== lane 1 ==
// alu16_top
module alu16_top(clk, valA, valB, aluop, sub, lr, cc, result);
	input clk;
	input [15:0] valA, valB;
	input [3:0] aluop;
	input sub, lr;
	output reg [3:0] cc;
	output reg [15:0] result;
	reg [15:0] a_q, b_q;
	reg [3:0] op_q;
	reg sub_q, lr_q;
	wire [3:0] cc_w;
	wire [15:0] result_w;
	ALU alu(.valA(a_q), .valB(b_q), .aluop(op_q), .sub(sub_q), .lr(lr_q), .cc(cc_w), .result(result_w));
	always @(posedge clk) begin
		a_q <= valA;
		b_q <= valB;
		op_q <= aluop;
		sub_q <= sub;
		lr_q <= lr;
		cc <= cc_w;
		result <= result_w;
	end
endmodule
Size in the first run: about 57 flip-flops, ~59 I/O pins, roughly 6700 µm² of cells after synthesis.
Settings: LEC_CHECK=0, ABC_AREA=0, CAP_MARGIN=20, CORE_ASPECT_RATIO=1.17, CORE_MARGIN=2, CORE_UTILIZATION=66, GPL_ROUTABILITY_DRIVEN=1, MIN_ROUTING_LAYER=met1, SLEW_MARGIN=20; clock period 3.59 ns.
run.sh (not shown) runs the stock make flow with config.mk's settings and CLKGATE_MAP_FILE=.
clock tree synthesis: lane 1 exited with error
Inputs modified between lane 1 and lane 2:
- swapping 66 for 65 in CORE_UTILIZATION
- swapping 3.59 for 3.63 in the clock period (ns, I/O delays scaled along)
Findings:
Run status, lane 2: aborted in global routing, error GRT-0116
No final results exist for lane 1, since it was stopped by error DPL-0033 during clock tree synthesis.
Lane 2 vs lane 1, die span in x went up by 0.73%.
Of lane 1 and lane 2, the lower row count belongs to lane 1.
Lane 2 against lane 1: standard cell area after detailed placement went down; die footprint now larger; initial standard-cell utilization of the core went down 2.0 points.
Input-level comparison between lane 3 and lane 2:
- ABC_AREA: 0 -> 1
- CORE_UTILIZATION: 65 -> 64
- the clock period (ns, I/O delays scaled along): 3.63 -> 2.88
- Lane 3 terminated abnormally: global routing reported GRT-0232.
- From lane 2 to lane 3 the numbers moved as follows: global placer's final weighted congestion now smaller, fraction of the yosys area taken by sequential cells now larger, placeable core area now smaller.
- Fraction of the mapped netlist area in adder cells: lane 3 > lane 2
- For HPWL reported at the end of detailed placement, dividing the value from lane 2 by the value from lane 3 gives 1.2.
- Note that the synthesized cell count recorded for lane 3 amounts to 1.14 times the value seen in lane 2.
- Average cell area after synthesis in lane 3 is 22% lower than in lane 2
- Cell count in the Yosys report (lane 3 vs. lane 2) increases by more than 10%
- Between lane 2 and lane 3, area enclosed by the die boundary is lower for lane 3, lane 2 comes in above that.
Relative to lane 3, the following input files were edited for lane 4:
- a change of CORE_UTILIZATION from 64 to 25
- a deleted CORE_ASPECT_RATIO that had been 1.17
- a deleted MIN_ROUTING_LAYER that had been met1
- a deleted GPL_ROUTABILITY_DRIVEN that had been 1
- a deleted ABC_AREA that had been 1
- a change of the clock period (ns, I/O delays scaled along) from 2.88 to 4.55
==> comparison <==
Lane 4 | status: complete | timing, DRC, antenna: pass. Die size: lane 4 and lane 3 compared, lower one is lane 3. Compared to lane 3, lane 4 has number of cells in the yosys synthesis report 121 lower. Of lane 4 and lane 3, lane 4 shows the higher multiplexer fraction of the synthesized cell area, with lane 3 below it.
For lane 5, these inputs were changed with respect to lane 4:
- putting CTS_CLUSTER_SIZE at 64 where nothing was set
- putting SETUP_SLACK_MARGIN at -0.3 where nothing was set
- swapping 25 for 57 in CORE_UTILIZATION
- swapping 4.55 for 3.41 in the clock period (ns, I/O delays scaled along)
==> comparison <==
Lane 4 completed every stage of the flow, and the final layout passed the timing, design-rule and antenna checks.
Lane 5 -> stages 100% | layout checks FAIL | negative setup slack
Between lane 4 and lane 5, the cell count went down.
When lane 5 is set beside lane 4, its minimum clock period turns out to be 0.40 ns smaller.
Wire length (lane 5 / lane 4): 1.06
Summary: with lane 4 as the reference, global-route wire length before repair in lane 5 moved up by a few percent.
Of the two values seen for worst hold path class, in -> reg was produced by lane 5 and reg -> reg by lane 4.
Aggregate global-route resource usage in lane 5 is 26 points above lane 4.
Diff lane 4 -> lane 5: final-layout clock-cell area share down 0.42 points; final setup skew up 0.0096 ns; share of cell area taken by flip-flops and latches down 1.9 points; design area up about 18%; wire length on met2 down 770 µm.
Compared to lane 4, lane 5 has total power about 50% higher.

Setup of run 1:
Starting RTL as in the previous note.
Design alu16_top, start of the top module:
module alu16_top(clk, valA, valB, aluop, sub, lr, cc, result);
Settings: LEC_CHECK=0, CAP_MARGIN=20, CORE_ASPECT_RATIO=0.76, CORE_MARGIN=2, CORE_UTILIZATION=60, PLACE_DENSITY_LB_ADDON=0.04, SETUP_SLACK_MARGIN=1.78, SLEW_MARGIN=35; clock period 6.14 ns.
Modified inputs, run 2 compared to run 1
- SETUP_SLACK_MARGIN: 1.78 -> unset
- CORE_ASPECT_RATIO: 0.76 -> unset
- CORE_UTILIZATION: 60 -> 68
- SLEW_MARGIN: 35 -> 20
- CTS_CLUSTER_DIAMETER: unset -> 246
- PLACE_DENSITY_LB_ADDON: 0.04 -> unset
- CTS_CLUSTER_SIZE: unset -> 37
- the clock period (ns, I/O delays scaled along): 6.14 -> 2.27
## What came out
Run 2 never completed; the flow aborted with a tool error in 4_1_cts.
Setup slack at placement ends up lower on run 2.
Post-synth area from yosys stat came out exactly the same in run 1 and run 2.
Detailed-placement wirelength estimate of run 2 exceeds that of run 1 by more than a quarter.
Cmp run 1 and run 2 / site row count / higher: run 2
Between run 1 and run 2, overall die height is lower for run 1, run 2 comes in above that.
Run 2 vs run 1 — total core area dropped by more than 10%
[compare] base=run 1 new=run 2: die area went down by 11%; floorplan utilization moved up.
--- input diff run 2..run 3 ---
- HOLD_SLACK_MARGIN now -0.08, previously not set
- PLACE_DENSITY now 0.62, previously not set
- CAP_MARGIN now 5, was 20
- CORE_UTILIZATION now 70, was 68
--- outcome ---
- What ended run 3 was a tool error in 3_5_place_dp; the run never finished.
- Initial core utilization ends up higher on run 3.
- Run 3 has chip area below what run 2 had.
- Total of buffers placed on input and output ports across run 3 and run 2: no real change.
- As far as fraction of synthesized area in multiplexers goes, run 2 and run 3 are indistinguishable; the numbers are identical.
> inputs changed (run 3 -> run 4)
- CAP_MARGIN changed from 5 to 20
- CORE_UTILIZATION changed from 70 to 40
- CTS_CLUSTER_DIAMETER removed (was 246)
- HOLD_SLACK_MARGIN removed (was -0.08)
- PLACE_DENSITY removed (was 0.62)
- CTS_CLUSTER_SIZE removed (was 37)
- the clock period (ns, I/O delays scaled along) changed from 2.27 to 4.7
==> comparison <==
Run 4 against run 3: synthesized cell count comparable, chip width rose 31%, floorplan-stage core utilization moved down, synthesized area stayed essentially flat.
Final weighted congestion in routability-driven placement shrinks by more than 10% when moving from run 3 to run 4.
Between run 3 and run 4, core box area is lower for run 3, run 4 comes in above that.
Having completed the whole flow, run 4 delivered a layout that passed the timing, design-rule and antenna checks.
Diff run 3 -> run 4: cell row count saw an increase; die outline height now sits higher.
Run 3 -> run 4: synthesis-stage register bit count delta 0, exact match
Comparing run 3 against run 4, there is no change at all in chip area in the Yosys report.
Die area: lower on run 3
## Diff of input files: run 5 against run 4
- SETUP_SLACK_MARGIN: unset -> 0.97
- CORE_UTILIZATION: 40 -> 57
- the clock period (ns, I/O delays scaled along): 4.7 -> 3.41
Findings:
Run 5 did not finish; a tool error ended it in 5_1_grt.
The number of cell rows in run 5 sits about 17% below the value recorded for run 4.
Width of the die ends up lower on run 5.
There was hardly any difference in synthesized cell count between run 5 and run 4.
Changes observed in run 5 relative to run 4: post-synthesis average cell area held steady, number of post-CTS setup repair buffers grew by 18.
Compared run 5 vs run 4, and area of the core is down in run 5.
When the final numbers for run 4 and run 5 were put side by side, the routability congestion estimate turned out to be smaller in run 4.
Delta(standard cell area after detailed placement, run 5 - run 4) > 0
Diff run 4 -> run 5 | floorplan utilization | increase of 18 points
Die: run 5 smaller than run 4
Power figures rest on the tool's default switching activity, not on a simulated workload.
